==> inputs of 03-15 <==
## MAC_Unit
module MAC_Unit #(parameter WIDTH=32) (
    input logic clk,
    input logic reset,
    input  logic [WIDTH-1:0] a,
    input  logic [WIDTH-1:0] b,
    output logic [WIDTH*2-1:0] result
);
    logic [WIDTH-1:0] a_reg, b_reg;
    logic [WIDTH*2-1:0] mult_result;  
    always_ff@(posedge clk or posedge reset) begin
        if (reset) begin
            a_reg <= '0;
            b_reg <= '0;
            mult_result <= '0;
            result <= '0;
        end else begin
            a_reg <= a;
            b_reg <= b;
            mult_result <= a_reg * b_reg;  
            result <= mult_result + result;  
        end 
    end
endmodule
clock: 6.46 ns
lec_check: 0
abc_area: 0
cap_margin: 0
core_margin: 2
core_utilization: 72
cts_cluster_diameter: 305
cts_cluster_size: 42
hold_slack_margin: -0.09
place_density: 0.64
slew_margin: 20
tns_end_percent: 5
run.sh (not shown) runs the stock make flow with config.mk's settings and CLKGATE_MAP_FILE=.
==> 05-26: changes against 03-15 <==
Settings changed: CAP_MARGIN 0 to 20, CORE_ASPECT_RATIO set to 0.5, CORE_MARGIN 2 to 7, CORE_UTILIZATION 72 to 64, CTS_CLUSTER_DIAMETER 305 to 258, CTS_CLUSTER_SIZE 42 to 98, HOLD_SLACK_MARGIN -0.09 to unset, MAX_ROUTING_LAYER set to met4, PLACE_DENSITY 0.64 to 0.42, TNS_END_PERCENT 5 to 30.
==> flow/constraint.sdc (replaced) <==
create_clock -name core_clock -period 9.0 [get_ports {clk}]
set_input_delay 1.8000 -clock core_clock [delete_from_list [all_inputs] [get_ports {clk}]]
set_output_delay 1.8000 -clock core_clock [all_outputs]
set_load 0.01 [all_outputs]
==> qor summary <==
| quantity | 03-15 | 05-26 |
|---|---|---|
| Run status | complete, but fails checks | timing/DRC/antenna clean |
| Reasons for failing layout checks | negative setup slack | - |
| Beginning of the worst register-to-register path | b_reg[7] | a_reg[12] |
| Vertical die dimension | 245 µm | 195 µm |
| Wire length per cell | 20.3 µm | 21.9 µm |
| Accumulated negative setup slack | -25.56 ns | 0 ns |
| Total number of cells along the worst setup path | 24 | 25 |
| Clock transition time at the flip-flop clock pins of the worst setup and hold paths | 0.09 ns | 0.11 ns |
| Non-Clock Buffer Count | 546 | 213 |
| Final standard cell count with taps included and fillers excluded | 5,549 | 5,337 |
| Gpl congestion | 0.939 | 0.968 |
| Setup skew after layout | 0.0213 ns | 0.0342 ns |
| Cell area after layout | 48,500 µm² | 44,800 µm² |
| CP Data Required Time | 6.90 ns | 9.41 ns |

* * *

==> try-harbor: inputs <==
==> flow/design.v <==
module MAC_Unit #(parameter WIDTH=32) (
    input logic clk,
    input logic reset,
    input  logic [WIDTH-1:0] a,
    input  logic [WIDTH-1:0] b,
    output logic [WIDTH*2-1:0] result
);
    logic [WIDTH-1:0] a_reg, b_reg;
    logic [WIDTH*2-1:0] mult_result;  
    always_ff@(posedge clk or posedge reset) begin
        if (reset) begin
            a_reg <= '0;
            b_reg <= '0;
            mult_result <= '0;
            result <= '0;
        end else begin
            a_reg <= a;
            b_reg <= b;
            mult_result <= a_reg * b_reg;  
            result <= mult_result + result;  
        end 
    end
endmodule
==> flow/run.sh <==
#!/bin/bash
# the make line also repeats each setting of config.mk as NAME=value (left out here)
make -C /OpenROAD-flow-scripts/flow DESIGN_CONFIG=/design/flow/config.mk WORK_HOME=/design/flow/orfs CLKGATE_MAP_FILE= finish
==> flow/config.mk <==
export PLATFORM = sky130hd
export DESIGN_NAME = MAC_Unit
export DESIGN_NICKNAME = MAC_Unit
export VERILOG_FILES = /design/flow/design.v
export SDC_FILE = /design/flow/constraint.sdc
export NUM_CORES = 4
export LEC_CHECK = 0
export ABC_AREA = 0
export CAP_MARGIN = 5
export CELL_PAD_IN_SITES_DETAIL_PLACEMENT = 0
export CELL_PAD_IN_SITES_GLOBAL_PLACEMENT = 1
export CORE_ASPECT_RATIO = 0.93
export CORE_MARGIN = 6
export CORE_UTILIZATION = 40
export CTS_CLUSTER_DIAMETER = 249
export MAX_ROUTING_LAYER = met4
export PLACE_DENSITY_LB_ADDON = 0.1
export SLEW_MARGIN = 35
export TNS_END_PERCENT = 25
==> flow/constraint.sdc <==
create_clock -name core_clock -period 9.19 [get_ports {clk}]
set_input_delay 1.8380 -clock core_clock [delete_from_list [all_inputs] [get_ports {clk}]]
set_output_delay 1.8380 -clock core_clock [all_outputs]
set_load 0.01 [all_outputs]
==> try-umber: changes against try-harbor <==
--- a/flow/config.mk
+++ b/flow/config.mk
@@ -7,7 +7,7 @@
 export LEC_CHECK = 0
-export ABC_AREA = 0
+export ABC_AREA = 1
 export CAP_MARGIN = 5
-export CELL_PAD_IN_SITES_DETAIL_PLACEMENT = 0
+export CELL_PAD_IN_SITES_DETAIL_PLACEMENT = 2
 export CELL_PAD_IN_SITES_GLOBAL_PLACEMENT = 1
-export CORE_ASPECT_RATIO = 0.93
+export CORE_ASPECT_RATIO = 0.69
 export CORE_MARGIN = 6
@@ -15,3 +15,2 @@
 export CTS_CLUSTER_DIAMETER = 249
-export MAX_ROUTING_LAYER = met4
 export PLACE_DENSITY_LB_ADDON = 0.1
==> try-zinc: changes against try-harbor <==
==> flow/config.mk (replaced) <==
export PLATFORM = sky130hd
export DESIGN_NAME = MAC_Unit
export DESIGN_NICKNAME = MAC_Unit
export VERILOG_FILES = /design/flow/design.v
export SDC_FILE = /design/flow/constraint.sdc
export NUM_CORES = 4
export LEC_CHECK = 0
export ABC_AREA = 0
export CAP_MARGIN = 20
export CORE_ASPECT_RATIO = 0.5
export CORE_MARGIN = 2
export CORE_UTILIZATION = 50
export CTS_CLUSTER_DIAMETER = 383
export CTS_CLUSTER_SIZE = 98
export MAX_ROUTING_LAYER = met4
export PLACE_DENSITY = 0.42
export SLEW_MARGIN = 20
export TNS_END_PERCENT = 30
==> flow/constraint.sdc (replaced) <==
create_clock -name core_clock -period 9.0 [get_ports {clk}]
set_input_delay 1.8000 -clock core_clock [delete_from_list [all_inputs] [get_ports {clk}]]
set_output_delay 1.8000 -clock core_clock [all_outputs]
set_load 0.01 [all_outputs]
==> try-xenon: changes against try-harbor <==
==> flow/config.mk (replaced) <==
export PLATFORM = sky130hd
export DESIGN_NAME = MAC_Unit
export DESIGN_NICKNAME = MAC_Unit
export VERILOG_FILES = /design/flow/design.v
export SDC_FILE = /design/flow/constraint.sdc
export NUM_CORES = 4
export LEC_CHECK = 0
export ABC_AREA = 0
export CAP_MARGIN = 40
export CORE_MARGIN = 2
export CORE_UTILIZATION = 72
export CTS_CLUSTER_DIAMETER = 305
export CTS_CLUSTER_SIZE = 42
export HOLD_SLACK_MARGIN = 0.29
export PLACE_DENSITY = 0.64
export SLEW_MARGIN = 20
==> flow/constraint.sdc (replaced) <==
create_clock -name core_clock -period 6.46 [get_ports {clk}]
set_input_delay 1.2920 -clock core_clock [delete_from_list [all_inputs] [get_ports {clk}]]
set_output_delay 1.2920 -clock core_clock [all_outputs]
set_load 0.01 [all_outputs]
==> notes <==
try-xenon finished but fails on negative setup slack. try-harbor completed with no timing, DRC or antenna violations. try-zinc produced a clean layout. try-umber ran to the end with no violations.
Against try-xenon, the via count of try-harbor is lower by about 12%.
The highest maximum frequency belongs to try-xenon, the lowest to try-harbor.
In try-harbor the utilization is lower than in try-zinc, by 10 points.
Die area: try-umber > try-harbor > try-zinc > try-xenon.
Of try-zinc and try-umber, try-zinc has the higher critical path depth (gap 2).
The highest sequential share of layout area belongs to try-zinc, the lowest to try-umber.
==> figures <==
| item | try-harbor | try-umber | try-xenon | try-zinc |
|---|---|---|---|---|
| Nonclk buf count | 238 | 214 | 582 | 237 |
| Result of the run | finished clean | finished clean | finished with violations | finished clean |
| Layout check failures | - | - | negative setup slack | - |
| Sequential standard cell area | 4830 µm² | 4830 µm² | 4820 µm² | 4810 µm² |
| Worst r2r dst | mult_result[60]$_DFF_PP0_ | mult_result[49]$_DFF_PP0_ | mult_result[62]$_DFF_PP0_ | mult_result[59]$_DFF_PP0_ |
| Relative slew slack | 36.1% | 37.1% | 44.3% | 21.1% |
| Yosys cell count | 4432 | 6504 | 4432 | 4432 |
| Vertical die dimension | 324 µm | 297 µm | 245 µm | 209 µm |
| Average size of a mapped cell | 9.47 µm² | 7.22 µm² | 9.47 µm² | 9.47 µm² |
| Mapped Cells | 4432 | 6504 | 4432 | 4432 |
| Estimated wirelength of the detail-placed design | 103 mm | 166 mm | 93.6 mm | 105 mm |
| Mean routed wirelength per cell | 21.5 µm | 24.2 µm | 21.6 µm | 22.6 µm |
| AND-OR/OR-AND share of the synthesized area | 6.92% | 1.16% | 6.92% | 6.92% |
| Global-route track usage on met2 | 40.6% | 53.9% | 68.4% | 44.2% |
| First drt pass iteration count | 5 | 5 | 5 | 6 |

* * *

==> run a: inputs <==
RTL: the design.v shown in full above, as it stands there.
Settings: LEC_CHECK=0, CAP_MARGIN=35, CELL_PAD_IN_SITES_GLOBAL_PLACEMENT=0, CORE_ASPECT_RATIO=0.91, CORE_MARGIN=2, CORE_UTILIZATION=72, CTS_CLUSTER_DIAMETER=354, GPL_ROUTABILITY_DRIVEN=1, GPL_TIMING_DRIVEN=1, HOLD_SLACK_MARGIN=0.3, MAX_ROUTING_LAYER=met4, MIN_ROUTING_LAYER=met1, SETUP_SLACK_MARGIN=-0.41, SLEW_MARGIN=20; clock period 6.77 ns.
==> inputs of run b, as changes to run a <==
- CAP_MARGIN: 35 -> 20
- CELL_PAD_IN_SITES_GLOBAL_PLACEMENT: 0 -> not set
- CORE_ASPECT_RATIO: 0.91 -> not set
- CTS_CLUSTER_DIAMETER: 354 -> not set
- CTS_CLUSTER_SIZE: not set -> 15
- GPL_ROUTABILITY_DRIVEN: 1 -> not set
- GPL_TIMING_DRIVEN: 1 -> not set
- HOLD_SLACK_MARGIN: 0.3 -> not set
- MAX_ROUTING_LAYER: met4 -> not set
- MIN_ROUTING_LAYER: met1 -> not set
- SETUP_SLACK_MARGIN: -0.41 -> -0.43
==> flow/constraint.sdc (replaced) <==
create_clock -name core_clock -period 7.36 [get_ports {clk}]
set_input_delay 1.4720 -clock core_clock [delete_from_list [all_inputs] [get_ports {clk}]]
set_output_delay 1.4720 -clock core_clock [all_outputs]
set_load 0.01 [all_outputs]
==> inputs of run c, as changes to run a <==
- CAP_MARGIN: 35 -> 40
- CELL_PAD_IN_SITES_GLOBAL_PLACEMENT: 0 -> not set
- CORE_ASPECT_RATIO: 0.91 -> not set
- CTS_CLUSTER_DIAMETER: 354 -> not set
- CTS_CLUSTER_SIZE: not set -> 42
- GPL_ROUTABILITY_DRIVEN: 1 -> not set
- GPL_TIMING_DRIVEN: 1 -> not set
- HOLD_SLACK_MARGIN: 0.3 -> 0.27
- MAX_ROUTING_LAYER: met4 -> not set
- MIN_ROUTING_LAYER: met1 -> not set
- PLACE_DENSITY_LB_ADDON: not set -> 0.01
- SETUP_SLACK_MARGIN: -0.41 -> 2.07
==> flow/constraint.sdc (replaced) <==
create_clock -name core_clock -period 7.29 [get_ports {clk}]
set_input_delay 1.4580 -clock core_clock [delete_from_list [all_inputs] [get_ports {clk}]]
set_output_delay 1.4580 -clock core_clock [all_outputs]
set_load 0.01 [all_outputs]
==> inputs of run d, as changes to run a <==
- CAP_MARGIN: 35 -> 20
- CELL_PAD_IN_SITES_GLOBAL_PLACEMENT: 0 -> not set
- CORE_ASPECT_RATIO: 0.91 -> not set
- CORE_UTILIZATION: 72 -> 40
- CTS_CLUSTER_DIAMETER: 354 -> not set
- GPL_ROUTABILITY_DRIVEN: 1 -> not set
- GPL_TIMING_DRIVEN: 1 -> not set
- HOLD_SLACK_MARGIN: 0.3 -> not set
- MAX_ROUTING_LAYER: met4 -> not set
- MIN_ROUTING_LAYER: met1 -> not set
- SETUP_SLACK_MARGIN: -0.41 -> not set
==> flow/constraint.sdc (replaced) <==
create_clock -name core_clock -period 9.0 [get_ports {clk}]
set_input_delay 1.8000 -clock core_clock [delete_from_list [all_inputs] [get_ports {clk}]]
set_output_delay 1.8000 -clock core_clock [all_outputs]
set_load 0.01 [all_outputs]
==> results <==
metric                                                                       run c         run d                 run b                 run a
DP Area                                                                46300 sq um   45100 sq um           46500 sq um           46800 sq um
Total of clock buffers placed in the layout                                     17            21                    17                    17
Register cell area after layout                                         4830 sq um    4810 sq um            4830 sq um            4830 sq um
Vias post-DR                                                                 32700         30000                 32000                 32400
Data buffer area share                                                       0.102        0.0483                0.0957                 0.107
Clock insertion delay at the later pin of the skew report                   540 ps        540 ps                530 ps                530 ps
Max Clk Rate                                                               132 MHz       115 MHz               130 MHz               133 MHz
Tcrit/Tclk final                                                              1.04         0.964                  1.04                  1.11
Maximum number of pins on one net before global-route repair                   113            80                    81                   115
GPL Wtd Cong                                                                 0.955         0.874                 0.975                 0.954
Worst setup timing slack at the placement stage                            -300 ps        481 ps               -484 ps              -1050 ps
Worst R2R Start                                                           b_reg[3]     a_reg[10]              b_reg[9]             a_reg[20]
Result of the run                                                  failed layout checks  timing/DRC/antenna clean       failed layout checks  failed layout checks
Violated checks                                               negative setup slack             -  negative setup slack  negative setup slack
Die height                                                             245 microns   328 microns           245 microns           234 microns
Register share of the cell area                                             0.0986         0.105                 0.102                0.0990
M2 GR Usage                                                                  0.682         0.403                 0.660                 0.662
Metal3 WL                                                             9280 microns  6110 microns          9430 microns          9060 microns
Count of antenna diodes in the layout                                            1             3                     2                     0
